==> inputs of run Z <==
## RSA_TOP
module RSA_TOP (
    clk, rst_n, in_valid,
    in_p, in_q, in_e, in_c,
    out_valid, out_m
);
make LEC_CHECK=0 ABC_AREA=1 CAP_MARGIN=40 CORE_ASPECT_RATIO=0.5 CORE_MARGIN=2 CORE_UTILIZATION=72 CTS_CLUSTER_DIAMETER=227 PLACE_DENSITY=0.65 SLEW_MARGIN=20 finish   # period 62.8 ns
run.sh (not shown) runs the stock make flow with config.mk's settings and CLKGATE_MAP_FILE=.
==> inputs of run R, as changes to run Z <==
--- a/flow/config.mk
+++ b/flow/config.mk
@@ -7,9 +7,9 @@
 export LEC_CHECK = 0
 export ABC_AREA = 1
-export CAP_MARGIN = 40
-export CORE_ASPECT_RATIO = 0.5
+export CAP_MARGIN = 20
 export CORE_MARGIN = 2
 export CORE_UTILIZATION = 72
-export CTS_CLUSTER_DIAMETER = 227
-export PLACE_DENSITY = 0.65
+export CTS_CLUSTER_SIZE = 71
+export PLACE_DENSITY_LB_ADDON = 0.2
+export SETUP_SLACK_MARGIN = 2.16
 export SLEW_MARGIN = 20
==> flow/constraint.sdc (replaced) <==
create_clock -name core_clock -period 14.4 [get_ports {clk}]
set_input_delay 2.8800 -clock core_clock [delete_from_list [all_inputs] [get_ports {clk}]]
set_output_delay 2.8800 -clock core_clock [all_outputs]
set_load 0.01 [all_outputs]
==> inputs of run K, as changes to run Z <==
==> flow/config.mk (replaced) <==
export PLATFORM = sky130hd
export DESIGN_NAME = RSA_TOP
export DESIGN_NICKNAME = RSA_TOP
export VERILOG_FILES = /design/flow/design.v
export SDC_FILE = /design/flow/constraint.sdc
export NUM_CORES = 4
export LEC_CHECK = 0
export ABC_AREA = 1
export CAP_MARGIN = 20
export CORE_MARGIN = 2
export CORE_UTILIZATION = 62
export CTS_CLUSTER_DIAMETER = 340
export CTS_CLUSTER_SIZE = 95
export PLACE_DENSITY = 0.41
export SLEW_MARGIN = 20
==> flow/constraint.sdc (replaced) <==
create_clock -name core_clock -period 46.5 [get_ports {clk}]
set_input_delay 9.3000 -clock core_clock [delete_from_list [all_inputs] [get_ports {clk}]]
set_output_delay 9.3000 -clock core_clock [all_outputs]
set_load 0.01 [all_outputs]
==> inputs of run P, as changes to run Z <==
==> flow/config.mk (replaced) <==
export PLATFORM = sky130hd
export DESIGN_NAME = RSA_TOP
export DESIGN_NICKNAME = RSA_TOP
export VERILOG_FILES = /design/flow/design.v
export SDC_FILE = /design/flow/constraint.sdc
export NUM_CORES = 4
export LEC_CHECK = 0
export CAP_MARGIN = 40
export CORE_ASPECT_RATIO = 0.5
export CORE_MARGIN = 10
export CORE_UTILIZATION = 25
export CTS_CLUSTER_DIAMETER = 285
export CTS_CLUSTER_SIZE = 99
export GPL_ROUTABILITY_DRIVEN = 0
export SLEW_MARGIN = 5
export TNS_END_PERCENT = 5
==> flow/constraint.sdc (replaced) <==
create_clock -name core_clock -period 90.0 [get_ports {clk}]
set_input_delay 18.0000 -clock core_clock [delete_from_list [all_inputs] [get_ports {clk}]]
set_output_delay 18.0000 -clock core_clock [all_outputs]
set_load 0.01 [all_outputs]
==> comparison table <==
|  | run P | run R | run Z | run K |
|---|---|---|---|---|
| Status | complete, no violations | aborted with a tool error | failed layout checks | aborted with a tool error |
| Last stage reached | - | detailed placement (3_5_place_dp) | - | global routing (5_1_grt) |
| Reasons for failing layout checks | - | - | setup timing | - |
| Buf/Inv on CP | 27 | - | 62 | - |
| Final worst clock skew | 0.0335 ns | - | 0.0438 ns | - |
| Deepest level of the CTS H-tree | 4 | - | 4 | 4 |
| Final critical delay including setup and external delays | 84.04 ns | - | 65.71 ns | - |
| Endpoint of the worst hold-timing path | pipe_tmp5_0[5] | - | pipe_tmp5_0[2] | - |
| Cell type of the slowest stage on the worst timing path | or4b_2 | - | fa_1 | - |
| Yosys stat cell total | 13,935 | 15,802 | 15,802 | 15,802 |
| CP Capture Type | register | - | register | - |
| Worst reg-to-reg setup slack | 5.96 ns | - | -2.91 ns | - |
| Sum of negative setup slack | 0 ns | - | -20.25 ns | - |
| Post-Route M1 WL | 138 mm | - | 120 mm | - |
| Biggest fanout along the worst timing path | 19 | - | 8 | - |
| Max cap viols | 0 | - | 0 | - |
| Met3 layer wire length in the routed design | 10.1 mm | - | 19.3 mm | - |
| Clock tree buffer depth | 2 | - | 3 | 2 |
| Core utilization of the finished layout | 27.1% | - | 80.7% | - |


==> job 7991: inputs <==
==> flow/design.v <==
module RSA_IP #(parameter WIDTH = 3) (
    IN_P, IN_Q, IN_E,
    OUT_N, OUT_D 
);
input  [WIDTH-1:0]   IN_P, IN_Q;
input  [WIDTH*2-1:0] IN_E;
output [WIDTH*2-1:0] OUT_N, OUT_D;
genvar k ; 
assign OUT_N = IN_P * IN_Q ;
wire [WIDTH*2-2:0] phi_N ;
assign phi_N = (IN_P - 1) * (IN_Q - 1) ;
wire        [WIDTH*2-2:0] r        [0:2*WIDTH-1] ;
wire signed [WIDTH*2-1:0] t        [0:2*WIDTH-1] ;
wire        [4:0]         quotient [0:2*WIDTH-1] ;
assign r[0] = phi_N ;
assign t[0] = 0 ;
assign quotient[0] = 0 ;
assign r[1] = IN_E ;
assign t[1] = 1 ;
assign quotient[1] = 0 ;
generate
	for (k=2 ; k< (2*WIDTH) ; k=k+1) begin : gen_d_level
		assign quotient[k] = r[k-2]  /  r[k-1] ; 
		assign t[k] = (r[k-1] ==1)? t[k-1]         : t[k-2]  - quotient[k] * t[k-1] ;
		assign r[k] = (r[k-1] ==1)? 1 				: r[k-2]  - quotient[k] * r[k-1] ;
	end
endgenerate
assign OUT_D =(t[(2*WIDTH)-1] > 0 ) ? t[(2*WIDTH)-1] : t[(2*WIDTH)-1] + phi_N; 
endmodule
module RSA_TOP (
    clk, rst_n, in_valid,
    in_p, in_q, in_e, in_c,
    out_valid, out_m
);
input clk, rst_n, in_valid;
input [3:0] in_p, in_q;
input [7:0] in_e, in_c;
output reg out_valid;
output reg [7:0] out_m;
parameter WIDTH = 4 ;
parameter ST_IN = 0 ;
parameter ST_OUT = 1 ;  
reg current_state  ;
reg next_state  ;
reg  [WIDTH*2-1:0] c_text , c_wait_1 ;
reg  [WIDTH-1  :0] get_p, get_q ;
reg  [WIDTH*2-1:0] get_e ;
reg  [WIDTH*2-1:0] decrypted_text  ;
reg  [WIDTH*2-1:0] decrypted_text_wait_1  ;
wire [WIDTH*2-1:0] OUT_D, OUT_N ;
reg  [WIDTH*2-1:0] private_D , private_N ;
reg  [2:0] count_number ;
reg  [2:0] count_out ; 
integer i  ;
reg count_1 ;
always@(posedge clk, negedge rst_n)
begin
	if(!rst_n)
		begin
			count_1 <= 'd0 ;
		end
	else if (current_state == ST_IN)
		begin
			if (in_valid) begin
				if(count_1 !=1) 
					count_1 <= count_1 + 'd1 ;
			end
		end
	else
		count_1 <= 'd0 ;
end	
reg [2:0] count_8 ;
always@(posedge clk, negedge rst_n)
begin
	if(!rst_n)
		begin
			count_8 <= 'd0 ;
		end
	else if (current_state == ST_IN)
		begin
			if (in_valid) begin
				count_8 <= count_8 + 'd1 ;
			end
		end
	else if (current_state == ST_OUT)
		begin
			count_8 <= count_8 + 'd1 ;
		end
	else
		count_8 <= 'd0 ;
end
always@(posedge clk, negedge rst_n)
begin
	if(!rst_n)
		begin
			get_e <='d0;
			get_p <='d0;
			get_q <='d0;
		end
	else 
		begin
			if (count_1 == 0)
				begin
					get_e <= in_e ;
					get_p <= in_p ;
					get_q <= in_q ;
				end
		end	
end
always@(posedge clk, negedge rst_n)
begin
	if(!rst_n)
		begin
				c_text <= 'd0;
		end
	else if (current_state == ST_IN)
		begin
			if(in_valid ) 
				c_text <= in_c;
		end
end
always@ (posedge clk , negedge rst_n )begin
	if (!rst_n )begin
		c_wait_1 <= 'd0 ;
	end else begin
		c_wait_1 <= c_text ;
	end
end
always@(posedge clk, negedge rst_n)
begin
	if(!rst_n)begin
			private_D <= 'd0;
			private_N <= 'd0;
	end
	else if (current_state == ST_IN)begin
			if (count_1 == 1)begin
				private_D <= OUT_D;
				private_N <= OUT_N;
			end
	end
end
RSA_IP #(.WIDTH(WIDTH)) U0 ( .IN_P(get_p) , .IN_Q(get_q) , .IN_E(get_e) , .OUT_N (OUT_N) , .OUT_D (OUT_D) )  ; 
wire [WIDTH*2-1:0] a0 , a1  ;
wire [WIDTH*4-1:0] a0_square ;
assign a0 = c_wait_1 % private_N ;	 
assign a0_square = a0*a0 ;  
assign a1 = (a0_square)  % private_N ;	 
reg [WIDTH*2-1:0] pipe_a0 , pipe_a1 ;
always@(posedge clk , negedge rst_n)begin
	if (!rst_n)begin
		pipe_a0    <= 'd0 ;
		pipe_a1    <= 'd0 ;
	end else begin
		pipe_a0 <= a0 ;
		pipe_a1 <= a1 ;
	end
end
wire [WIDTH*2-1:0] a0_a1_value ; 
reg [WIDTH*2-1:0] tmp_1_to_2 ;
wire [WIDTH*2-1:0] a2, a3 ;
wire [WIDTH*4-1:0] pipe_a1_square  ;
wire [WIDTH*4-1:0] a2_square   ;
wire [WIDTH*4-1:0] pipe_a0_mult_a1 ;
assign pipe_a1_square  = (pipe_a1 * pipe_a1) ;
assign pipe_a0_mult_a1 = (pipe_a0 * pipe_a1) ; 
assign a2_square   = (a2      * a2 ) ; 
assign a0_a1_value = (pipe_a0_mult_a1  ) % private_N ; 
assign a2          = (pipe_a1_square   ) % private_N ;
assign a3      = (a2_square    ) % private_N ; 
always@(*)begin
	if (private_D[0] == 1  && private_D[1] == 1)begin
		tmp_1_to_2 = a0_a1_value ;
	end else if (private_D[0] == 1  && private_D[1] == 0)begin
		tmp_1_to_2 = pipe_a0 ;
	end else if (private_D[0] == 0  && private_D[1] == 1)begin
		tmp_1_to_2 = pipe_a1 ;
	end else begin   
		tmp_1_to_2 = 0 ;
	end
end
reg [WIDTH*2-1:0] pipe_a3 , pipe_tmp1 , pipe_a2;
always@(posedge clk , negedge rst_n)begin
	if (!rst_n)begin
		pipe_a3    <= 'd0 ;
		pipe_tmp1  <= 'd0 ;
		pipe_a2    <= 'd0 ;
	end else begin
		pipe_tmp1  <= tmp_1_to_2 ;
		pipe_a3    <= a3 ;
		pipe_a2    <= a2 ; 
	end
end
reg [WIDTH*2-1:0] tmp_2_to_3 ;
wire [WIDTH*2-1:0] a4, a5 ;
wire [WIDTH*4-1:0] pipe_a3_square  ;
wire [WIDTH*4-1:0] tmp_a4_square   ;
assign pipe_a3_square  = (pipe_a3 * pipe_a3 ) ;
assign tmp_a4_square   = (a4  * a4  ) ;
assign a4 = (pipe_a3_square )%private_N ; 
assign a5 = (tmp_a4_square  )%private_N ;
wire [WIDTH*4-1:0] pipe_a2_a3 ;
assign pipe_a2_a3 = pipe_a2 * pipe_a3 ; 
wire [WIDTH*2-1:0] a2_a3_value ;
assign a2_a3_value = pipe_a2_a3% private_N ; 
always@(*)begin
	if (private_D[2] == 1  && private_D[3] == 1)begin
		tmp_2_to_3 = a2_a3_value ;
	end else if (private_D[2] == 1  && private_D[3] == 0)begin
		tmp_2_to_3 = pipe_a2 ;
	end else if (private_D[2] == 0  && private_D[3] == 1)begin
		tmp_2_to_3 = pipe_a3 ;
	end else begin   
		tmp_2_to_3 = 0 ;
	end
end
reg [WIDTH*2-1:0] pipe_a5 , pipe_tmp2_0 , pipe_a4 , pipe_tmp2_1 ;
reg in_valid_3 ; 
always@(posedge clk , negedge rst_n)begin
	if (!rst_n)begin
		pipe_a5        <= 'd0 ;
		pipe_a4        <= 'd0 ;
		pipe_tmp2_0    <= 'd0 ;
		pipe_tmp2_1    <= 'd0 ;
	end else begin
		pipe_a5      <= a5 ;
		pipe_a4      <= a4 ;
		pipe_tmp2_0  <= pipe_tmp1 ; 
		pipe_tmp2_1  <= tmp_2_to_3 ; 
	end
end
reg [WIDTH*2-1:0] tmp_3_to_4_0 , tmp_3_to_4_1 ;
wire [WIDTH*2-1:0] a6 ;
wire [WIDTH*4-1:0] pipe_a5_square ;
assign pipe_a5_square = (pipe_a5 * pipe_a5 ) ;
assign a6     = (pipe_a5_square)%private_N ; 
wire [WIDTH*4-1:0] pipe_a4_a5 ;
assign pipe_a4_a5  = pipe_a4 * pipe_a5 ; 
wire [WIDTH*2-1:0] a4_a5_value ;
assign a4_a5_value = pipe_a4_a5 % private_N ; 
wire [WIDTH*4-1:0] pipe_tmp0_tmp1 ;
assign pipe_tmp0_tmp1 = pipe_tmp2_0 * pipe_tmp2_1 ; 
wire [WIDTH*2-1:0] tmp0_tmp1_value ;
assign tmp0_tmp1_value = pipe_tmp0_tmp1 % private_N ; 
always@(*)begin    
	if (private_D[4] == 1  && private_D[5] == 1)begin
		tmp_3_to_4_0 = a4_a5_value ;
	end else if (private_D[4] == 1  && private_D[5] == 0)begin
		tmp_3_to_4_0 = pipe_a4 ;
	end else if (private_D[4] == 0  && private_D[5] == 1)begin
		tmp_3_to_4_0 = pipe_a5 ;
	end else begin   
		tmp_3_to_4_0 = 0 ;
	end
end
always@(*)begin
	if (pipe_tmp2_0 == 0  && pipe_tmp2_1 == 0)begin
		tmp_3_to_4_1 = 0 ;
	end else if (pipe_tmp2_0 == 0 ) begin
		tmp_3_to_4_1 = pipe_tmp2_1 ;
	end else if (pipe_tmp2_1 == 0)begin
		tmp_3_to_4_1 = pipe_tmp2_0 ;
	end else begin  
		tmp_3_to_4_1 = tmp0_tmp1_value ;
	end
end
reg [WIDTH*2-1:0] pipe_a6 , pipe_tmp3_0 , pipe_tmp3_1 ;
always@(posedge clk , negedge rst_n)begin
	if (!rst_n)begin
		pipe_a6	     <= 'd0 ;
		pipe_tmp3_0  <= 'd0 ;
	 	pipe_tmp3_1  <= 'd0 ; 
	end else begin
		pipe_a6	      <= a6 ;
		pipe_tmp3_0   <= tmp_3_to_4_0 ; 
		pipe_tmp3_1   <= tmp_3_to_4_1 ; 
	end
end
reg [WIDTH*2-1:0] tmp_4_to_5 ; 
wire [WIDTH*4-1:0] pipe_tmp3_0_tmp3_1 ;
assign pipe_tmp3_0_tmp3_1 = pipe_tmp3_0 * pipe_tmp3_1 ;
wire [WIDTH*2-1:0] tmp3_0_tmp3_1_value ;
assign  tmp3_0_tmp3_1_value = pipe_tmp3_0_tmp3_1 % private_N ; 
always@(*)begin
	if (pipe_tmp3_0 == 0  && pipe_tmp3_1 == 0)begin
		tmp_4_to_5 = 0 ;
	end else if (pipe_tmp3_0 == 0 ) begin
		tmp_4_to_5 = pipe_tmp3_1 ;
	end else if (pipe_tmp3_1 == 0)begin
		tmp_4_to_5 = pipe_tmp3_0 ;
	end else begin  
		tmp_4_to_5 = tmp3_0_tmp3_1_value ;
	end
end
reg [WIDTH*2-1:0] pipe_tmp5_0, pipe_tmp5_1 ;
always@(posedge clk , negedge rst_n)begin
	if (!rst_n)begin
		pipe_tmp5_0 <= 'd0 ;
		pipe_tmp5_1 <= 'd0 ;
	end else begin
		pipe_tmp5_0 <= pipe_a6 ;
		pipe_tmp5_1 <= tmp_4_to_5 ; 
	end
end
reg [WIDTH*2-1:0] tmp_5_to_6 ; 
wire [WIDTH*4-1:0] pipe_tmp5_0_tmp5_1 ;
assign pipe_tmp5_0_tmp5_1 = pipe_tmp5_0 * pipe_tmp5_1 ;
wire [WIDTH*2-1:0] tmp5_0_tmp5_1_value ;
assign tmp5_0_tmp5_1_value = pipe_tmp5_0_tmp5_1 % private_N ; 
always@(*)begin
	if (private_D[6] == 0  && pipe_tmp5_1 == 0)begin
		tmp_5_to_6 = 0 ;
	end else if (private_D[6] == 0 ) begin
		tmp_5_to_6 = pipe_tmp5_1 ;
	end else if (pipe_tmp5_1 == 0)begin
		tmp_5_to_6 = pipe_tmp5_0 ;
	end else begin  
		tmp_5_to_6 = tmp5_0_tmp5_1_value ;
	end
end
always@(posedge clk , negedge rst_n)begin
	if (!rst_n)begin
		decrypted_text <= 'd0 ;
	end else begin
		decrypted_text <= tmp_5_to_6 ; 
	end
end
always@(posedge clk , negedge rst_n)
begin
	if(!rst_n)
		begin
			out_valid <= 'd0; 
			out_m     <= 'd0; 
		end
	else if (current_state == ST_OUT)
		begin
			out_valid <= 'd1 ;
			out_m	  <= decrypted_text ;
		end
	else 
		begin
			out_valid <= 'd0 ;
			out_m	  <= 'd0 ;
		end
end
always@ (posedge clk , negedge rst_n)
begin
	if (!rst_n ) begin
		current_state <= ST_IN ;
	end else begin
		current_state <= next_state ;
	end
end
always@(*)begin
	case(current_state)
		ST_IN : begin
				if (count_8 == 7 )
					next_state = ST_OUT ; 
				else 
					next_state = ST_IN ; 
		end
		ST_OUT : begin
				if (count_8 == 7)
					next_state = ST_IN ;
				else 
					next_state = ST_OUT ; 
		end
		default : next_state = ST_IN ; 
	endcase
end
endmodule
==> flow/run.sh <==
#!/bin/bash
# the make line also repeats each setting of config.mk as NAME=value (left out here)
make -C /OpenROAD-flow-scripts/flow DESIGN_CONFIG=/design/flow/config.mk WORK_HOME=/design/flow/orfs CLKGATE_MAP_FILE= finish
==> flow/config.mk <==
export PLATFORM = sky130hd
export DESIGN_NAME = RSA_TOP
export DESIGN_NICKNAME = RSA_TOP
export VERILOG_FILES = /design/flow/design.v
export SDC_FILE = /design/flow/constraint.sdc
export NUM_CORES = 4
export LEC_CHECK = 0
export ABC_AREA = 1
export CAP_MARGIN = 20
export CORE_ASPECT_RATIO = 0.69
export CORE_MARGIN = 2
export CORE_UTILIZATION = 62
export CTS_CLUSTER_DIAMETER = 340
export CTS_CLUSTER_SIZE = 95
export PLACE_DENSITY = 0.41
export SLEW_MARGIN = 20
export TNS_END_PERCENT = 5
==> flow/constraint.sdc <==
create_clock -name core_clock -period 37.0 [get_ports {clk}]
set_input_delay 7.4000 -clock core_clock [delete_from_list [all_inputs] [get_ports {clk}]]
set_output_delay 7.4000 -clock core_clock [all_outputs]
set_load 0.01 [all_outputs]
==> job 6569: changes against job 7991 <==
CORE_ASPECT_RATIO = unset   (was 0.69)
CORE_UTILIZATION = 72   (was 62)
CTS_CLUSTER_DIAMETER = 208   (was 340)
CTS_CLUSTER_SIZE = 98   (was 95)
PLACE_DENSITY = 0.42   (was 0.41)
TNS_END_PERCENT = 10   (was 5)
==> flow/constraint.sdc (replaced) <==
create_clock -name core_clock -period 48.3 [get_ports {clk}]
set_input_delay 9.6600 -clock core_clock [delete_from_list [all_inputs] [get_ports {clk}]]
set_output_delay 9.6600 -clock core_clock [all_outputs]
set_load 0.01 [all_outputs]
==> job 2260: changes against job 7991 <==
ABC_AREA = unset   (was 1)
CORE_ASPECT_RATIO = unset   (was 0.69)
CORE_UTILIZATION = 72   (was 62)
CTS_CLUSTER_DIAMETER = unset   (was 340)
CTS_CLUSTER_SIZE = unset   (was 95)
PLACE_DENSITY = unset   (was 0.41)
SETUP_SLACK_MARGIN = 2.16   (was unset)
TNS_END_PERCENT = unset   (was 5)
==> flow/constraint.sdc (replaced) <==
create_clock -name core_clock -period 14.4 [get_ports {clk}]
set_input_delay 2.8800 -clock core_clock [delete_from_list [all_inputs] [get_ports {clk}]]
set_output_delay 2.8800 -clock core_clock [all_outputs]
set_load 0.01 [all_outputs]
==> flow_metrics.env <==
# implementation run metrics
export IMPL_cts_root_buffer="clkbuf_16"
export IMPL_die_y_um=387
export IMPL_die_area_sq_um=149000
export IMPL_xor_share=0.106
export IMPL_synthTopCellsByCount="nand2_1, inv_1, ha_1"
export IMPL_post_cts_buffers=254
export IMPL_busiest_layer="met2"
export IMPL_error="[ERROR GRT-0232] Routing congestion too high. Check the congestion heatmap in the GUI."
export IMPL_outcome="aborted with a tool error"
export IMPL_failed_stage="global routing (5_1_grt)"
That was job 6569.
==> flow_metrics.env <==
# implementation run metrics
export IMPL_ys_sh_simple=0.219
export IMPL_die_y_um=388
export IMPL_outcome="aborted with a tool error"
export IMPL_io_buffers=34
export IMPL_error="[ERROR DPL-0033] detailed placement checks failed during check placement."
export IMPL_failed_stage="detailed placement (3_5_place_dp)"
export IMPL_synthTopCellsByCount="ha_1, nand2_1, nor2_1"
export IMPL_async_reset_ff_frac=1.00
export IMPL_synthCells=13900
export IMPL_top_area_cell="ha_1"
export IMPL_xor_share=0.0601
export IMPL_die_area_sq_um=151000
That was job 2260.
==> flow_metrics.env <==
# yosys + openroad results
export IMPL_so_faults="negative setup slack"
export IMPL_cts_root_buffer="clkbuf_16"
export IMPL_die_y_um=346
export IMPL_fin_ws_ns=-25.19
export IMPL_post_cts_buffers=168
export IMPL_aoi_share=0.170
export IMPL_outcome="finished with violations"
export IMPL_synthTopCellsByCount="nand2_1, inv_1, ha_1"
export IMPL_cp_arrival_ns=62.62
export IMPL_fin_crit_sh=1.68
export IMPL_xor_share=0.106
export IMPL_final_setup_viol_count=39
export IMPL_die_area_sq_um=173000
That was job 7991.
